// SevenSegmentALU
module SevenSegmentALU(
    input clk, 
    input reset,
    input onesBtn, 
    input tensBtn, 
    input hundredsBtn, 
    input sign, 
    input enter, 
    output [6:0] seg,
    output [3:0] anode 
);
Size: roughly 1100 cells after synthesis, about 180 flip-flops, roughly 18 I/O pins, about 0.0091 mm^2 of cells after synthesis.
Settings: LEC_CHECK=0, ABC_AREA=0, CAP_MARGIN=20, CELL_PAD_IN_SITES_GLOBAL_PLACEMENT=0, CORE_ASPECT_RATIO=1.21, CORE_MARGIN=2, CORE_UTILIZATION=67, CTS_CLUSTER_SIZE=41, GPL_TIMING_DRIVEN=1, HOLD_SLACK_MARGIN=-0.09, SLEW_MARGIN=0, TNS_END_PERCENT=95; clock period 4.96 ns.
run.sh (not shown) runs the stock make flow with config.mk's settings and CLKGATE_MAP_FILE=.
The starting point reached the layout checks and failed them: negative setup slack.
Next try:
- CTS_CLUSTER_SIZE: 41 -> 50
- PLACE_DENSITY_LB_ADDON: unset -> 0.0
- TNS_END_PERCENT: 95 -> 70
After rerunning: The changed run ran to the end with violations: negative setup slack. Count of clock-buffer cells in the layout climbs by 2. Register-to-register slack improves by 0.03 ns. Setup slack gains 0.033 ns. Via count goes up by 1.7%. Worst hold slack degrades by 0.011 ns. Area after synthesis is unchanged. Synthesized cell count stays the same.
Next try:
- ABC_AREA: 0 -> unset
- CELL_PAD_IN_SITES_GLOBAL_PLACEMENT: 0 -> unset
- CORE_ASPECT_RATIO: 1.21 -> unset
- CORE_UTILIZATION: 67 -> 40
- CTS_CLUSTER_SIZE: 50 -> unset
- GPL_TIMING_DRIVEN: 1 -> unset
- HOLD_SLACK_MARGIN: -0.09 -> unset
- PLACE_DENSITY_LB_ADDON: 0.0 -> unset
- SLEW_MARGIN: 0 -> 20
- TNS_END_PERCENT: 70 -> unset
- clock period: 4.96 -> 6.23 ns (I/O delays scaled with it)
The changed run completed with no timing, DRC or antenna violations.
Worst setup slack gains 0.53 ns.
Fmax is lower by roughly a tenth.
Cell area is lower by a few percent.
Wire length is lower by a little under a tenth.
First-iteration DRC count is higher by a few percent.
Global-route usage is lower by 13 points.
Die size is higher by well over a third.
Total power is lower by about a fifth.
Sequential share of layout area is higher by 1.6 points.
Synthesized cell count stays the same.


Starting RTL as in the previous note.
clock: 4.87 ns
lec_check: 0
abc_area: 1
cap_margin: 0
core_margin: 2
core_utilization: 72
cts_cluster_diameter: 211
cts_cluster_size: 100
slew_margin: 20
tns_end_percent: 10
The baseline produced a layout that fails on negative setup slack.
==> next run, changes <==
- CAP_MARGIN: 0 -> 20
- CORE_ASPECT_RATIO: not set -> 1.46
- CTS_CLUSTER_DIAMETER: 211 -> 399
- CTS_CLUSTER_SIZE: 100 -> 98
- clock period: 4.87 -> 3.59 ns (I/O delays scaled with it)
Effect:
- The changed run produced a layout that fails on negative setup slack
- die area is about the same
- first-iteration DRC count goes down by well over a third
- register-to-register slack degrades by 1100 ps
==> next run, changes <==
- CORE_ASPECT_RATIO: 1.46 -> not set
- CTS_CLUSTER_DIAMETER: 399 -> not set
- CTS_CLUSTER_SIZE: 98 -> not set
- PLACE_DENSITY_LB_ADDON: not set -> 0.14
- TNS_END_PERCENT: 10 -> not set
- clock period: 3.59 -> 5.05 ns (I/O delays scaled with it)
Outcome:
- With this change the flow produced a clean layout
- global-route usage decreases by 1.9 points
- cell count decreases by a few percent
- wire length decreases by a few percent
- design area decreases by a few percent
==> next run, changes <==
- CORE_UTILIZATION: 72 -> 57
- CTS_CLUSTER_SIZE: not set -> 100
- PLACE_DENSITY_LB_ADDON: 0.14 -> not set
- clock period: 5.05 -> 4.87 ns (I/O delays scaled with it)
After rerunning: The new run passed the timing, DRC and antenna checks; power came out higher by 2.3%; clock power is about the same; setup slack degrades by 50 ps; core utilization came out lower by 16 points; die area came out higher by 25%; cell area came out higher by 2.0%; routed wire length came out lower by 4.8%.
==> next run, changes <==
- ABC_AREA: 1 -> not set
- CORE_UTILIZATION: 57 -> 40
- CTS_CLUSTER_SIZE: 100 -> not set
- clock period: 4.87 -> 10.0 ns (I/O delays scaled with it)
Outcome: Global-route usage drops by 6.3 points; die area climbs by 40%; worst setup slack improves by 3700 ps; final cell count drops by 9.6%; clock power drops by 51%; via count drops by 12%; routed wire length drops by 4.8%.


Starting RTL as in the previous note.
Settings: LEC_CHECK=0, ABC_AREA=0, CAP_MARGIN=20, CELL_PAD_IN_SITES_GLOBAL_PLACEMENT=0, CORE_ASPECT_RATIO=1.21, CORE_MARGIN=2, CORE_UTILIZATION=72, CTS_CLUSTER_SIZE=50, GPL_TIMING_DRIVEN=1, HOLD_SLACK_MARGIN=-0.09, PLACE_DENSITY_LB_ADDON=0.0, SETUP_SLACK_MARGIN=0.25, SLEW_MARGIN=0, TNS_END_PERCENT=5; clock period 4.96 ns.
The baseline completed, yet does not pass: negative setup slack.
Edit:
ABC_AREA = 1   (was 0)
CTS_CLUSTER_SIZE = 41   (was 50)
HOLD_SLACK_MARGIN = default   (was -0.09)
PLACE_DENSITY_LB_ADDON = default   (was 0.0)
SETUP_SLACK_MARGIN = default   (was 0.25)
TNS_END_PERCENT = 95   (was 5)
clock period = 3.9 ns   (was 4.96 ns; I/O delays follow)
What happened: The changed run completed, yet does not pass: negative setup slack; maximum frequency came out higher by about 3%; hold slack got worse by 3.3 ps; power came out higher by 28%; setup slack got worse by 910 ps; design area came out higher by 3.8%; area after synthesis came out higher by 1.1%.
Edit:
CELL_PAD_IN_SITES_GLOBAL_PLACEMENT = default   (was 0)
CORE_ASPECT_RATIO = default   (was 1.21)
CTS_CLUSTER_SIZE = default   (was 41)
GPL_TIMING_DRIVEN = default   (was 1)
PLACE_DENSITY = 0.35   (was default)
SLEW_MARGIN = 20   (was 0)
TNS_END_PERCENT = default   (was 95)
clock period = 4.17 ns   (was 3.9 ns; I/O delays follow)
The changed run finished with negative setup slack left.
Clock-buffer cell count rises by 1.
Core utilization grows by 2.7 points.
Wire length grows by 39%.
Sequential share of layout area shrinks by 1.1 points.
Register-to-register slack gets worse by 780 ps.
Clock skew stays flat.
Setup slack gets worse by 780 ps.
Via count went up by 13%.
Worst hold slack loses 5.7 ps.
Final cell count increases by 2.3%.
Power shrinks by 3.5%.
Edit:
ABC_AREA = default   (was 1)
CORE_UTILIZATION = 71   (was 72)
PLACE_DENSITY = 0.66   (was 0.35)
clock period = 6.65 ns   (was 4.17 ns; I/O delays follow)
The new run finished clean.
Clock skew is about the same.
Design area goes down by 12%.
Area after synthesis goes down by about 1%.
Total power goes down by about 36%.
Global-route usage goes down by 17 points.
Routed wire length goes down by 43%.
Clock power goes down by 34%.
Worst setup slack gains 2600 ps.
Synthesized cell count goes down by about 14%.


== run G ==
SevenSegmentALU again, from the RTL that the note above started with.
==> flow/config.mk <==
export PLATFORM = sky130hd
export DESIGN_NAME = SevenSegmentALU
export DESIGN_NICKNAME = SevenSegmentALU
export VERILOG_FILES = /design/flow/design.v
export SDC_FILE = /design/flow/constraint.sdc
export NUM_CORES = 4
export LEC_CHECK = 0
export ABC_AREA = 1
export CAP_MARGIN = 10
export CELL_PAD_IN_SITES_GLOBAL_PLACEMENT = 1
export CORE_ASPECT_RATIO = 0.5
export CORE_MARGIN = 2
export CORE_UTILIZATION = 54
export CTS_CLUSTER_DIAMETER = 237
export CTS_CLUSTER_SIZE = 18
export GPL_TIMING_DRIVEN = 0
export HOLD_SLACK_MARGIN = -0.01
export PLACE_DENSITY = 0.55
export SETUP_SLACK_MARGIN = 2.37
export SLEW_MARGIN = 25
export TNS_END_PERCENT = 65
==> flow/constraint.sdc <==
create_clock -name core_clock -period 10.0 [get_ports {clk}]
set_input_delay 2.0000 -clock core_clock [delete_from_list [all_inputs] [get_ports {clk}]]
set_output_delay 2.0000 -clock core_clock [all_outputs]
set_load 0.01 [all_outputs]
#### Input delta (run F over run G)
Settings: a change of CTS_CLUSTER_DIAMETER from 237 to 373; a change of CAP_MARGIN from 10 to 20; a change of HOLD_SLACK_MARGIN from -0.01 to -0.1; an added CELL_PAD_IN_SITES_DETAIL_PLACEMENT of 1; a deleted GPL_TIMING_DRIVEN that had been 0; a change of CTS_CLUSTER_SIZE from 18 to 99; a deleted PLACE_DENSITY that had been 0.55; a change of SLEW_MARGIN from 25 to 30; a deleted CELL_PAD_IN_SITES_GLOBAL_PLACEMENT that had been 1; a change of TNS_END_PERCENT from 65 to 35; a deleted SETUP_SLACK_MARGIN that had been 2.37; a change of CORE_UTILIZATION from 54 to 31; a change of ABC_AREA from 1 to 0.
Findings:
- Arrival time of data at the critical path endpoint: higher on run F
- Worst setup slack after placement: run F < run G
- Highest fanout seen on the critical path: run F higher than run G
- Compared with run G, in run F total length of routed met3 wires barely changed; total number of vias fell 543; total power after layout now sits higher; shortest clock period the worst path allows after layout shows an increase of 820 ps.


## run A
Starting RTL as in the previous note.
Settings: LEC_CHECK=0, ABC_AREA=1, CAP_MARGIN=20, CORE_ASPECT_RATIO=1.46, CORE_MARGIN=2, CORE_UTILIZATION=72, CTS_CLUSTER_DIAMETER=399, CTS_CLUSTER_SIZE=98, PLACE_DENSITY=0.36, SETUP_SLACK_MARGIN=0.81, SLEW_MARGIN=20, TNS_END_PERCENT=10; clock period 3.59 ns.
Run A ran in full, but the layout does not pass; the checks complain about negative setup slack.
Edits applied to the flow inputs when going from run A to run B:
Settings: clearing PLACE_DENSITY, which used to be 0.36; clearing CORE_ASPECT_RATIO, which used to be 1.46; swapping 72 for 19 in CORE_UTILIZATION; clearing CTS_CLUSTER_SIZE, which used to be 98; clearing SETUP_SLACK_MARGIN, which used to be 0.81; clearing ABC_AREA, which used to be 1; clearing CTS_CLUSTER_DIAMETER, which used to be 399; clearing TNS_END_PERCENT, which used to be 10; swapping 3.59 for 11.3 in the clock period (ns, I/O delays scaled along).
==> comparison <==
- Comparing run B and run A, the one run not ending clean was run A.
- In run A the implementation completed, yet the final layout does not meet the checks, the culprit being negative setup slack.
- As far as later-pin clock latency in the skew report is concerned, run B and run A perform about the same.
- Against run A, run B reports a tally of unique sky130hd cells used after synthesis that is higher.
- Proportion of final cell area spent on non-clock buffers was lower in run B than in run A.
- Synthesis area per yosys in run B is about 1% below run A.
### run B -> run C
Settings: swapping 19 for 72 in CORE_UTILIZATION; putting ABC_AREA at 1 where nothing was set; putting TNS_END_PERCENT at 10 where nothing was set; swapping 11.3 for 3.59 in the clock period (ns, I/O delays scaled along).
Notes after the runs:
Run C completed end to end; final checks failed (negative setup slack).
[compare] base=run B new=run C: area growth from synthesis to layout now larger, length of the first detailed-routing pass in iterations now larger, placed wire-length estimate now larger, final wirelength now larger, final-layout fill cell count now smaller.
According to the power report, total power for run C is higher than for run B.
Run C against run B; die boundary height is down by more than a quarter.
Power is estimated from default activity; no workload was simulated.
